==> flow/design.v (excerpt) <==
module bopit(clk, rst, btnR, btnD, btnL, btnU, btnS, sw, seg, an, led, speaker 
    );
Size: roughly 1,400 cells after synthesis, ~12,000 um2 of cells after synthesis.
export LEC_CHECK = 0
export CAP_MARGIN = 25
export CELL_PAD_IN_SITES_GLOBAL_PLACEMENT = 3
export CORE_MARGIN = 10
export CORE_UTILIZATION = 70
export GPL_TIMING_DRIVEN = 0
export HOLD_SLACK_MARGIN = 0.05
export SETUP_SLACK_MARGIN = 1.41
export SLEW_MARGIN = 40
create_clock -name core_clock -period 10.0 [get_ports {clk}]
run.sh (not shown) runs the stock make flow with config.mk's settings and CLKGATE_MAP_FILE=.
The starting point ended with an error in global placement without I/O (3_1_place_gp_skip_io).
Then changed:
Settings changed: ABC_AREA set to 1, CAP_MARGIN 25 to 20, CELL_PAD_IN_SITES_GLOBAL_PLACEMENT 3 to not set, CORE_MARGIN 10 to 2, CORE_UTILIZATION 70 to 72, CTS_CLUSTER_DIAMETER set to 395, GPL_TIMING_DRIVEN 0 to not set, HOLD_SLACK_MARGIN 0.05 to not set, SETUP_SLACK_MARGIN 1.41 to not set, SLEW_MARGIN 40 to 20.
Clock period 10.0 ns to 2.26 ns, I/O delays scaled along.
The new run ran to the end with no violations.
Synthesized cell count went up by about 37%.
Die size shrinks by about 14%.
Area after synthesis goes up by 11%.
Then changed:
Settings changed: ABC_AREA 1 to not set, CTS_CLUSTER_DIAMETER 395 to not set.
Clock period 2.26 ns to 3.97 ns, I/O delays scaled along.
=>
- sequential power went down by 43%
- critical path depth came out lower by 5
- sequential share of layout area is higher by 3.9 points
- total power came out lower by 47%
- cell count falls by 25%
- final area drops by 10%
- combinational power decreases by 59%
Then changed:
Settings changed: CORE_UTILIZATION 72 to 40.
Clock period 3.97 ns to 3.93 ns, I/O delays scaled along.
What happened: Worst setup slack is better by 0.076 ns. Die size is higher by 77%. Final area rises by 3.3%. Non-clock buffer count climbs by 5. Wire length rises by 1.3%. Count of clock-buffer cells in the layout climbs by 9. Total power went up by 8.4%. Utilization is lower by 35 points. Area after synthesis is unchanged.
Then changed:
Settings changed: CORE_UTILIZATION 40 to 70, CTS_CLUSTER_SIZE set to 24.
Clock period 3.93 ns to 3.38 ns, I/O delays scaled along.
Cell area is lower by 2.0%.
Critical path depth came out lower by 1.
Core utilization rose by 33 points.
Clock-buffer cell count falls by 6.
Setup slack gets worse by 0.33 ns.
Via count went up by 3.0%.

* * *

build 62:
bopit again, from the RTL that the note above started with.
// bopit
module bopit(clk, rst, btnR, btnD, btnL, btnU, btnS, sw, seg, an, led, speaker 
    );
make LEC_CHECK=0 ABC_AREA=0 CAP_MARGIN=20 CORE_MARGIN=2 CORE_UTILIZATION=70 CTS_CLUSTER_DIAMETER=190 CTS_CLUSTER_SIZE=24 HOLD_SLACK_MARGIN=0.29 SETUP_SLACK_MARGIN=0.27 SLEW_MARGIN=20 finish   # period 2.19 ns
Build 62 did not finish; a tool error ended it in 5_1_grt.
What build 22 does differently from build 62 at the input level:
Settings: swapping 0 for 1 in ABC_AREA; putting PLACE_DENSITY_LB_ADDON at 0.19 where nothing was set; putting CORE_ASPECT_RATIO at 1.99 where nothing was set; clearing HOLD_SLACK_MARGIN, which used to be 0.29; clearing CTS_CLUSTER_DIAMETER, which used to be 190; swapping 20 for 0 in SLEW_MARGIN; swapping 70 for 72 in CORE_UTILIZATION; swapping 24 for 89 in CTS_CLUSTER_SIZE.
### Flow results
Build 22: done, clean on timing, DRC and antenna
Post-synthesis net count, build 22 and build 62: smaller value in build 62
Sort build 22 and build 62 by last weighted congestion value of the routability-driven placer, ascending, and build 62 comes first.
Synthesized netlist cell count up 508 in build 22 wrt build 62
Summary of build 22 over build 62: count of placed standard cells including taps picked up an extra about 24%, die size picked up an extra 7.9%, post-synthesis instance area now larger, number of cell rows went up, mean instance size in the synthesized netlist has decreased.
The run showing the greater initial core utilization is build 22.
Between build 22 and build 62, area after detailed placement is lower for build 62, build 22 comes in above that.
Here is what was changed in the inputs of build 69 compared with build 22.
Settings: a change of SLEW_MARGIN from 0 to 20; a deleted CTS_CLUSTER_SIZE that had been 89.
[summary]
Every stage of the flow completed for build 69, and the final layout passed the timing, DRC and antenna checks.
Looking at build 69 and build 22, the number of vias after detailed routing is a wash.
Between build 69 and build 22, the power does not differ in any meaningful way.
Taking build 22 as the reference, in build 69 number of hold buffers added after cts closely matched the old numbers, number of buffer and inverter stages on the critical path decreased by 1 relative to the old numbers, total routing resource utilization after global routing closely matched the old numbers.
Relative to build 69, the following input files were edited for build 84:
Settings: a deleted SETUP_SLACK_MARGIN that had been 0.27; a deleted PLACE_DENSITY_LB_ADDON that had been 0.19; a deleted CORE_ASPECT_RATIO that had been 1.99; a deleted ABC_AREA that had been 1; a change of CORE_UTILIZATION from 72 to 40; a change of the clock period (ns, I/O delays scaled along) from 2.19 to 10.0.
Notes after the runs:
Every run in the comparison, build 69 and build 84, completed the flow with a clean layout.
Taking build 69 as the reference, in build 84 number of cells on the critical path lost 6; power lost 8.3 mW; XOR/XNOR share of the synthesized area picked up an extra 1.0 points; final critical-path share of the clock period lost 55 points.
No activity file was given, so power comes from the tool's default toggle rates.
